==> 09-25: inputs <==
Design ARM, start of the top module:
module ARM (
    input clk,
    input rst,
    output [31:0] imem_addr,
    input [31:0] imem_data,
    output [17:0] SRAM_ADDR,
    output [15:0] SRAM_DQ_O,
    input [15:0] SRAM_DQ_I,
    output SRAM_WE_N
);
  wire [17:0] SW;
  assign SW = {16'b0, 1'b1, rst};
  wire freeze, flush;
  wire writeBackEN_ID, hazard, WB_EN_ID_Stage,MEM_R_EN_ID_Stage, 
		MEM_W_EN_ID_Stage,B_ID_Stage,S_ID_Stage,imm_ID_Stage, 
		Two_src_ID_Stage, imm_ID_Reg, WB_EN_ID_Reg, MEM_W_EN_ID_Reg,
		MEM_R_EN_ID_Reg, B_ID_Reg, S_ID_Reg;
  wire [31:0] PC_IF_Stage, Inst_IF_Stage, Inst_IF_Reg, 
				Val_Rn_ID_Stage, Val_Rm_ID_Stage, PC_IF_Reg, 
			    PC_ID_Reg, Val_Rn_ID_Reg, Val_Rm_ID_Reg;
  wire [31:0] Result_WB, Mem_res_feedback;
  wire [3:0] Des_wb;
  wire [3:0] EXE_CMD_ID_Stage,EXE_CMD_ID_Reg, Dest_ID_Stage, src1_ID_Stage, src2_ID_Stage, dest_ID_Reg;
  wire [23:0] Signed_imm_24_ID_Stage, Signed_imm_24_ID_Reg;
  wire [11:0] Shift_operand, Shift_operand_ID_Reg;
  wire [3:0] SR, Status_bit;
  wire [31:0] ALU_result_EXE_Reg, Val_Rm_EXE_Reg;
  wire [31:0] MEM_result_MEM_Stage;
  wire [3:0] dest_EXE_Reg, src1_ID_Reg, src2_ID_Reg;
  wire WB_EN_EXE_Reg, MEM_R_EN_EXE_Reg, MEM_W_EN_EXE_Reg, processor_mode;
  wire [31:0] ALU_result_EXE_Stage, Br_addr, Val_Rm_EXE_Stage;
  wire [3:0] status, SR_ID_Reg;
  wire [1:0] fw_sel_src1, fw_sel_src2;
  assign processor_mode = SW[1];
  assign hazard = freeze;
  assign flush = 1'b0;
  assign Mem_res_feedback = MEM_R_EN_EXE_Reg ? MEM_result_MEM_Stage : ALU_result_EXE_Reg;
  wire slow_clk;
  wire Sram_Busy;
  assign slow_clk = clk;
  IF_Stage fetch (
      slow_clk,
      SW[0],
      (freeze | ~Sram_Busy),
      B_ID_Reg,
      Br_addr,
      PC_IF_Stage,
      Inst_IF_Stage,
      imem_addr,
      imem_data
  );
  IF_Stage_Reg if_reg (
      slow_clk,
  ...
==> flow/config.mk <==
export PLATFORM = sky130hd
export DESIGN_NAME = ARM
export DESIGN_NICKNAME = ARM
export VERILOG_FILES = /design/flow/design.v
export SDC_FILE = /design/flow/constraint.sdc
export NUM_CORES = 4
export LEC_CHECK = 0
export ABC_AREA = 1
export CAP_MARGIN = 15
export CELL_PAD_IN_SITES_DETAIL_PLACEMENT = 2
export CORE_ASPECT_RATIO = 1.38
export CORE_MARGIN = 2
export CORE_UTILIZATION = 40
export CTS_CLUSTER_DIAMETER = 396
export CTS_CLUSTER_SIZE = 65
export GPL_ROUTABILITY_DRIVEN = 0
export GPL_TIMING_DRIVEN = 1
export HOLD_SLACK_MARGIN = 0.17
export PLACE_DENSITY = 0.6
export SETUP_SLACK_MARGIN = 0.4
export SLEW_MARGIN = 20
==> flow/constraint.sdc <==
create_clock -name core_clock -period 21.0 [get_ports {clk}]
set_input_delay 4.2000 -clock core_clock [delete_from_list [all_inputs] [get_ports {clk}]]
set_output_delay 4.2000 -clock core_clock [all_outputs]
set_load 0.01 [all_outputs]
run.sh (not shown) runs the stock make flow with config.mk's settings and CLKGATE_MAP_FILE=.
==> 05-23: changes against 09-25 <==
CAP_MARGIN = 20   (was 15)
CELL_PAD_IN_SITES_DETAIL_PLACEMENT = default   (was 2)
CORE_ASPECT_RATIO = default   (was 1.38)
CORE_UTILIZATION = 72   (was 40)
CTS_CLUSTER_DIAMETER = 399   (was 396)
CTS_CLUSTER_SIZE = 96   (was 65)
GPL_ROUTABILITY_DRIVEN = default   (was 0)
GPL_TIMING_DRIVEN = default   (was 1)
HOLD_SLACK_MARGIN = -0.09   (was 0.17)
PLACE_DENSITY = 0.38   (was 0.6)
==> flow/constraint.sdc (replaced) <==
create_clock -name core_clock -period 11.7 [get_ports {clk}]
set_input_delay 2.3400 -clock core_clock [delete_from_list [all_inputs] [get_ports {clk}]]
set_output_delay 2.3400 -clock core_clock [all_outputs]
set_load 0.01 [all_outputs]
==> 11-20: changes against 09-25 <==
ABC_AREA = 0   (was 1)
CAP_MARGIN = 20   (was 15)
CELL_PAD_IN_SITES_DETAIL_PLACEMENT = default   (was 2)
CELL_PAD_IN_SITES_GLOBAL_PLACEMENT = 1   (was default)
CORE_ASPECT_RATIO = 0.86   (was 1.38)
CORE_MARGIN = 4   (was 2)
CORE_UTILIZATION = 61   (was 40)
CTS_CLUSTER_DIAMETER = 344   (was 396)
CTS_CLUSTER_SIZE = 29   (was 65)
GPL_ROUTABILITY_DRIVEN = default   (was 0)
GPL_TIMING_DRIVEN = 0   (was 1)
HOLD_SLACK_MARGIN = default   (was 0.17)
MAX_ROUTING_LAYER = met4   (was default)
MIN_ROUTING_LAYER = met1   (was default)
PLACE_DENSITY = default   (was 0.6)
PLACE_DENSITY_LB_ADDON = 0.23   (was default)
SETUP_SLACK_MARGIN = 2.1   (was 0.4)
SLEW_MARGIN = 15   (was 20)
TNS_END_PERCENT = 55   (was default)
==> flow/constraint.sdc (replaced) <==
create_clock -name core_clock -period 18.2 [get_ports {clk}]
set_input_delay 3.6400 -clock core_clock [delete_from_list [all_inputs] [get_ports {clk}]]
set_output_delay 3.6400 -clock core_clock [all_outputs]
set_load 0.01 [all_outputs]
==> summary of the runs <==
09-25 died in global routing (5_1_grt) (GRT-0116). 05-23 ended with an error in global routing (5_1_grt), error GRT-0232. 11-20 aborted during global routing (5_1_grt). The highest die area belongs to 09-25, the lowest to 05-23. Synthesized cell count is the same in 09-25 and 05-23. In synthesized area, 05-23 and 09-25 do not differ.

========
==> inputs of v30 <==
ARM again, from the RTL that the note above started with.
==> flow/design.v (excerpt) <==
module ARM (
    input clk,
    input rst,
    output [31:0] imem_addr,
    input [31:0] imem_data,
    output [17:0] SRAM_ADDR,
    output [15:0] SRAM_DQ_O,
    input [15:0] SRAM_DQ_I,
    output SRAM_WE_N
);
make LEC_CHECK=0 ABC_AREA=1 CAP_MARGIN=15 CORE_ASPECT_RATIO=1.38 CORE_MARGIN=2 CORE_UTILIZATION=40 CTS_CLUSTER_SIZE=65 GPL_ROUTABILITY_DRIVEN=0 GPL_TIMING_DRIVEN=1 PLACE_DENSITY=0.6 SETUP_SLACK_MARGIN=0.4 SLEW_MARGIN=20 finish   # period 21.0 ns
==> v9 (differences from v30) <==
ABC_AREA = not set   (was 1)
CAP_MARGIN = 20   (was 15)
CORE_ASPECT_RATIO = 1.57   (was 1.38)
CORE_UTILIZATION = 50   (was 40)
CTS_CLUSTER_DIAMETER = 344   (was not set)
CTS_CLUSTER_SIZE = 29   (was 65)
GPL_ROUTABILITY_DRIVEN = not set   (was 0)
GPL_TIMING_DRIVEN = not set   (was 1)
PLACE_DENSITY = not set   (was 0.6)
PLACE_DENSITY_LB_ADDON = 0.15   (was not set)
SETUP_SLACK_MARGIN = 1.43   (was 0.4)
TNS_END_PERCENT = 5   (was not set)
==> flow/constraint.sdc (replaced) <==
create_clock -name core_clock -period 11.6 [get_ports {clk}]
set_input_delay 2.3200 -clock core_clock [delete_from_list [all_inputs] [get_ports {clk}]]
set_output_delay 2.3200 -clock core_clock [all_outputs]
set_load 0.01 [all_outputs]
==> results <==
Status: v30 timing/DRC/antenna clean; v9 aborted with a tool error
Failing step: v30 -; v9 global routing (5_1_grt)
Fraction of the mapped netlist area in simple logic gates: v30 24.8%; v9 16.9%
Instance tally after logic synthesis: v30 8899; v9 6978
Die area: v30 165000 µm²; v9 134000 µm²
Xor/xnor cell area share of the yosys netlist: v30 2.32%; v9 2.54%
Share of the core filled by cells before placement: v30 40.3%; v9 50.4%
Synth top area share: v30 25.9%; v9 25.6%
Netlist area before placement: v30 64800 µm²; v9 65700 µm²
Count of instances resized after the clock tree is built: v30 0; v9 183
Post-synth cell types: v30 77; v9 101
MUX area fraction: v30 0.728%; v9 15.5%
Worst slack at placement: v30 1260 ps; v9 -3560 ps
Overall die height: v30 477 µm; v9 458 µm
HPWL after DPL: v30 197000 µm; v9 290000 µm
# H-tree levels: v30 3; v9 2
Number of buffers created by CTS: v30 97; v9 38
Number of placed cells counting well taps: v30 10694; v9 10109
Buffers inserted by post-CTS timing repair: v30 0; v9 31
Number of cells in Yosys stat: v30 8899; v9 6978
Die width: v30 347 µm; v9 293 µm
Adder Share, Synth: v30 6.37%; v9 6.28%
Synthesis area per yosys: v30 64800 µm²; v9 65700 µm²
Core region area: v30 161000 µm²; v9 130000 µm²
Part of the Yosys area used for sequential elements: v30 37.9%; v9 37.4%
Number of nets at floorplan: v30 9275; v9 7354
Post-synthesis share of cell area spent on and-or and or-and gates: v30 20.0%; v9 16.9%
Post-Place Cell Area: v30 67800 µm²; v9 82700 µm²

========
==> run C <==
ARM again, from the RTL that the note above started with.
make LEC_CHECK=0 CAP_MARGIN=15 CORE_MARGIN=2 CORE_UTILIZATION=71 CTS_CLUSTER_DIAMETER=210 CTS_CLUSTER_SIZE=31 SETUP_SLACK_MARGIN=3.72 SLEW_MARGIN=20 finish   # period 16.1 ns
==> run F (differences from run C) <==
==> flow/config.mk (replaced) <==
export PLATFORM = sky130hd
export DESIGN_NAME = ARM
export DESIGN_NICKNAME = ARM
export VERILOG_FILES = /design/flow/design.v
export SDC_FILE = /design/flow/constraint.sdc
export NUM_CORES = 4
export LEC_CHECK = 0
export CAP_MARGIN = 20
export CORE_MARGIN = 2
export CORE_UTILIZATION = 57
export CTS_CLUSTER_SIZE = 79
export PLACE_DENSITY = 0.6
export SETUP_SLACK_MARGIN = -1.04
export SLEW_MARGIN = 20
export TNS_END_PERCENT = 5
==> flow/constraint.sdc (replaced) <==
create_clock -name core_clock -period 11.6 [get_ports {clk}]
set_input_delay 2.3200 -clock core_clock [delete_from_list [all_inputs] [get_ports {clk}]]
set_output_delay 2.3200 -clock core_clock [all_outputs]
set_load 0.01 [all_outputs]
==> notes <==
In area after synthesis, run F and run C do not differ. In run F the die size is higher than in run C, by about 24%. Synthesized cell count is the same in run F and run C. Run F aborted during global routing (5_1_grt). Run C stopped in clock tree synthesis (4_1_cts) with DPL-0033.
==> figures <==
Status: run F did not finish; run C did not finish
Stage where the flow stopped: run F global routing (5_1_grt); run C clock tree synthesis (4_1_cts)
Initial cell density of the core: run F 57.5%; run C 71.7%
Total die size: run F 118000 um2; run C 95000 um2
Dpl hpwl: run F 256000 um; run C 203000 um
Overall die height: run F 344 um; run C 308 um
Placed cell count: run F 9834; run C 8831
Die x size: run F 344 um; run C 308 um
RePlAce Congestion: run F 1.25; run C 1.50
Placed standard-cell area: run F 81200 um2; run C 75900 um2
Total core area: run F 114000 um2; run C 91700 um2
